Setup of P:
## CPU
module CPU(
    input               clk         ,
    input               rstn        ,
    input               rf_dcp_rd   ,
    input [4:0]         rf_addr     ,
    output reg [31:0]   rf_out      ,
    output [7:0]        imem_addr   ,
    input [31:0]        imem_rdata  ,
    output [7:0]        dmem_addr   ,
    output [31:0]       dmem_wdata  ,
    output              dmem_we     ,
    input [31:0]        dmem_rdata  ,
    output              stop
    );
clock: 4.11 ns
lec_check: 0
abc_area: 1
cap_margin: 20
core_margin: 2
core_utilization: 72
cts_cluster_diameter: 319
place_density_lb_addon: 0.06
setup_slack_margin: 0.61
slew_margin: 20
run.sh (not shown) runs the stock make flow with config.mk's settings and CLKGATE_MAP_FILE=.
P failed in global routing with GRT-0232.
### P -> Q
Settings: ABC_AREA: 1 -> unset; CORE_UTILIZATION: 72 -> 63; PLACE_DENSITY_LB_ADDON: 0.06 -> unset; CTS_CLUSTER_DIAMETER: 319 -> unset; SETUP_SLACK_MARGIN: 0.61 -> 1.77; the clock period (ns, I/O delays scaled along): 4.11 -> 6.41.
==> comparison <==
Q: ODB-0269 in global routing -> run aborted. Sort Q and P by core area, descending, and Q comes first. Delta (Q minus P): area fraction in full adders, half adders and majority gates closely matched the old numbers, post-synthesis instance area lower, post-synthesis cell count from yosys now smaller, worst slack after detailed placement increased by 1.27 ns relative to the old numbers, initial core utilization shows a reduction of 8.6 points. Changes observed in Q relative to P: detailed placer's ending HPWL increased by about 14% relative to the old numbers, share of synthesized cell area in and-or and or-and compound cells decreased by 4.3 points relative to the old numbers.

---

CPU again, from the RTL that the note above started with.
make LEC_CHECK=0 CAP_MARGIN=20 CORE_MARGIN=2 CORE_UTILIZATION=66 CTS_CLUSTER_DIAMETER=28 CTS_CLUSTER_SIZE=41 MAX_ROUTING_LAYER=met4 SETUP_SLACK_MARGIN=1.68 SLEW_MARGIN=20 TNS_END_PERCENT=5 finish   # period 7.05 ns
The starting point died in global routing (5_1_grt).
Rerun with:
Settings changed: CORE_UTILIZATION 66 to 61, CTS_CLUSTER_DIAMETER 28 to not set, CTS_CLUSTER_SIZE 41 to 14, MAX_ROUTING_LAYER met4 to not set, SETUP_SLACK_MARGIN 1.68 to not set, TNS_END_PERCENT 5 to not set.
Clock period 7.05 ns to 6.52 ns, I/O delays scaled along.
This time the run finished but fails on negative setup slack. Area after synthesis does not change. Die size came out higher by 8.1%. Synthesized cell count stays the same.
Rerun with:
Settings changed: CTS_CLUSTER_DIAMETER set to 29, SETUP_SLACK_MARGIN set to 1.53.
This time the run aborted during global routing (5_1_grt) (GRT-0232).
Synthesized cell count does not change.
Die area is unchanged.
Area after synthesis does not change.

---

== v1 ==
Starting RTL as in the previous note.
clock: 13.7 ns
lec_check: 0
abc_area: 1
cap_margin: 20
cell_pad_in_sites_global_placement: 1
core_aspect_ratio: 1.19
core_margin: 10
core_utilization: 66
cts_cluster_size: 54
gpl_routability_driven: 0
gpl_timing_driven: 0
place_density: 0.58
setup_slack_margin: 2.66
slew_margin: 25
tns_end_percent: 60
v1 did not run to completion, as it errored out during global placement without I/O (3_1_place_gp_skip_io).
--- input diff v1..v42 ---
# v1
export LEC_CHECK = 0
export ABC_AREA = 1
export CAP_MARGIN = 20
export CELL_PAD_IN_SITES_GLOBAL_PLACEMENT = 1
export CORE_ASPECT_RATIO = 1.19
export CORE_MARGIN = 10
export CORE_UTILIZATION = 66
export CTS_CLUSTER_SIZE = 54
export GPL_ROUTABILITY_DRIVEN = 0
export GPL_TIMING_DRIVEN = 0
export PLACE_DENSITY = 0.58
export SETUP_SLACK_MARGIN = 2.66
export SLEW_MARGIN = 25
export TNS_END_PERCENT = 60
create_clock -name core_clock -period 13.7 [get_ports {clk}]
# v42
export LEC_CHECK = 0
export CAP_MARGIN = 20
export CORE_MARGIN = 2
export CORE_UTILIZATION = 57
export SETUP_SLACK_MARGIN = 1.82
export SLEW_MARGIN = 20
create_clock -name core_clock -period 6.87 [get_ports {clk}]
Results
Although v42 finished all stages, its layout failed final checks on negative setup slack. Of v42 and v1, v1 shows the higher y dimension of the die, with v42 below it. Summary: with v1 as the reference, total die size in v42 moved up by a few percent. Standard cell core area in v42 vs v1: up 18000 um2. Max multiplexer share of the synthesized area across v42 and v1: v42.
diff inputs: v42 => v33
# v42
export LEC_CHECK = 0
export CAP_MARGIN = 20
export CORE_MARGIN = 2
export CORE_UTILIZATION = 57
export SETUP_SLACK_MARGIN = 1.82
export SLEW_MARGIN = 20
create_clock -name core_clock -period 6.87 [get_ports {clk}]
# v33
export LEC_CHECK = 0
export CAP_MARGIN = 20
export CORE_MARGIN = 2
export CORE_UTILIZATION = 66
export CTS_CLUSTER_SIZE = 44
export SETUP_SLACK_MARGIN = -0.39
export SLEW_MARGIN = 20
create_clock -name core_clock -period 7.05 [get_ports {clk}]
### Flow results
- v33 never completed, since it errored out during global routing (5_1_grt).
- Reported for v33 and v42, number of cells in Yosys stat turned out identical to the last digit.
- Changes observed in v33 relative to v42: post-synthesis xor/xnor area fraction now sits at about the same level; area of the die saw a decrease.
- In v33, the post-placement setup slack came out 0.80 ns above the value in v42.
- [compare] base=v42 new=v33: area after detailed placement fell by 1400 um2, weighted congestion reported at the end of routability-driven placement went up by 1.6%, post-cts repair resize count saw a decrease, share of the core filled by cells before placement moved up.
- Looking at final HPWL from detailed placement across v33 and v42, the one that comes out higher is v33.
- Diff v42 -> v33 | area of the placeable core | decrease of 14%
- In the flow results for v33 and v42, the setup fix buffers added after clock tree synthesis is larger on v42.
Relative to v33, the following input files were edited for v58:
# v33
export LEC_CHECK = 0
export CAP_MARGIN = 20
export CORE_MARGIN = 2
export CORE_UTILIZATION = 66
export CTS_CLUSTER_SIZE = 44
export SETUP_SLACK_MARGIN = -0.39
export SLEW_MARGIN = 20
create_clock -name core_clock -period 7.05 [get_ports {clk}]
# v58
export LEC_CHECK = 0
export CAP_MARGIN = 20
export CORE_MARGIN = 2
export CORE_UTILIZATION = 60
export CTS_CLUSTER_DIAMETER = 28
export CTS_CLUSTER_SIZE = 41
export SETUP_SLACK_MARGIN = 1.68
export SLEW_MARGIN = 20
create_clock -name core_clock -period 7.05 [get_ports {clk}]
Per the comparison of v58 with v33, deepest level of the CTS H-tree went up by 1, core box area went up by 13000 um2, floorplan-stage core utilization went down by 6.5 points, total die size went up by about 10%.
The layout from v58, despite a flow that completed every stage, fails the layout checks, with the failing checks listed as negative setup slack.
The inputs of v20 differ from those of v58 as listed below.
# v58
export LEC_CHECK = 0
export CAP_MARGIN = 20
export CORE_MARGIN = 2
export CORE_UTILIZATION = 60
export CTS_CLUSTER_DIAMETER = 28
export CTS_CLUSTER_SIZE = 41
export SETUP_SLACK_MARGIN = 1.68
export SLEW_MARGIN = 20
create_clock -name core_clock -period 7.05 [get_ports {clk}]
# v20
export LEC_CHECK = 0
export CAP_MARGIN = 20
export CORE_MARGIN = 2
export CORE_UTILIZATION = 40
export SETUP_SLACK_MARGIN = 1.66
export SLEW_MARGIN = 20
create_clock -name core_clock -period 10.2 [get_ports {clk}]
==> comparison <==
Measured against v20, the critical path depth of v58 comes out at 1.13 times the reference value. Taking v58 as the reference, in v20 clock-pin slew of the registers on the worst-case setup and hold paths about even; final hold slack now sits lower. Having completed the whole flow, v20 delivered a layout that passed the timing, design-rule and antenna checks. Cmp v58 and v20 / maximum fanout count along the critical path / lower: v58.
Inputs modified between v20 and v32:
# v20
export LEC_CHECK = 0
export CAP_MARGIN = 20
export CORE_MARGIN = 2
export CORE_UTILIZATION = 40
export SETUP_SLACK_MARGIN = 1.66
export SLEW_MARGIN = 20
create_clock -name core_clock -period 10.2 [get_ports {clk}]
# v32
export LEC_CHECK = 0
export CAP_MARGIN = 20
export CORE_MARGIN = 2
export CORE_UTILIZATION = 61
export SLEW_MARGIN = 20
create_clock -name core_clock -period 8.28 [get_ports {clk}]
### Flow results
- Diff v20 -> v32: global-route usage rose 13 points, fmax grew by 0.0085 GHz, number of ordinary and repair buffers in the finished layout increased by 37 relative to the old numbers.
- Compared with v20, v32 is the more power-hungry design.
- The run with more setup slack is v20; v32 has less.
- Compared v32 vs v20, and share of total power in combinational logic is up in v32.
- Summary — met2 routing resource usage after global routing, v32 relative to v20: higher, by 17 points.
- Between v20 and v32, share of the core filled with cells in the final layout increased.
- On signal arrival time at the worst endpoint: between v20 and v32, it ends up lower for v32.
- Diff v32..v20 | cell count of the worst reg-to-reg path | unchanged
Power figures rest on the tool's default switching activity, not on a simulated workload.
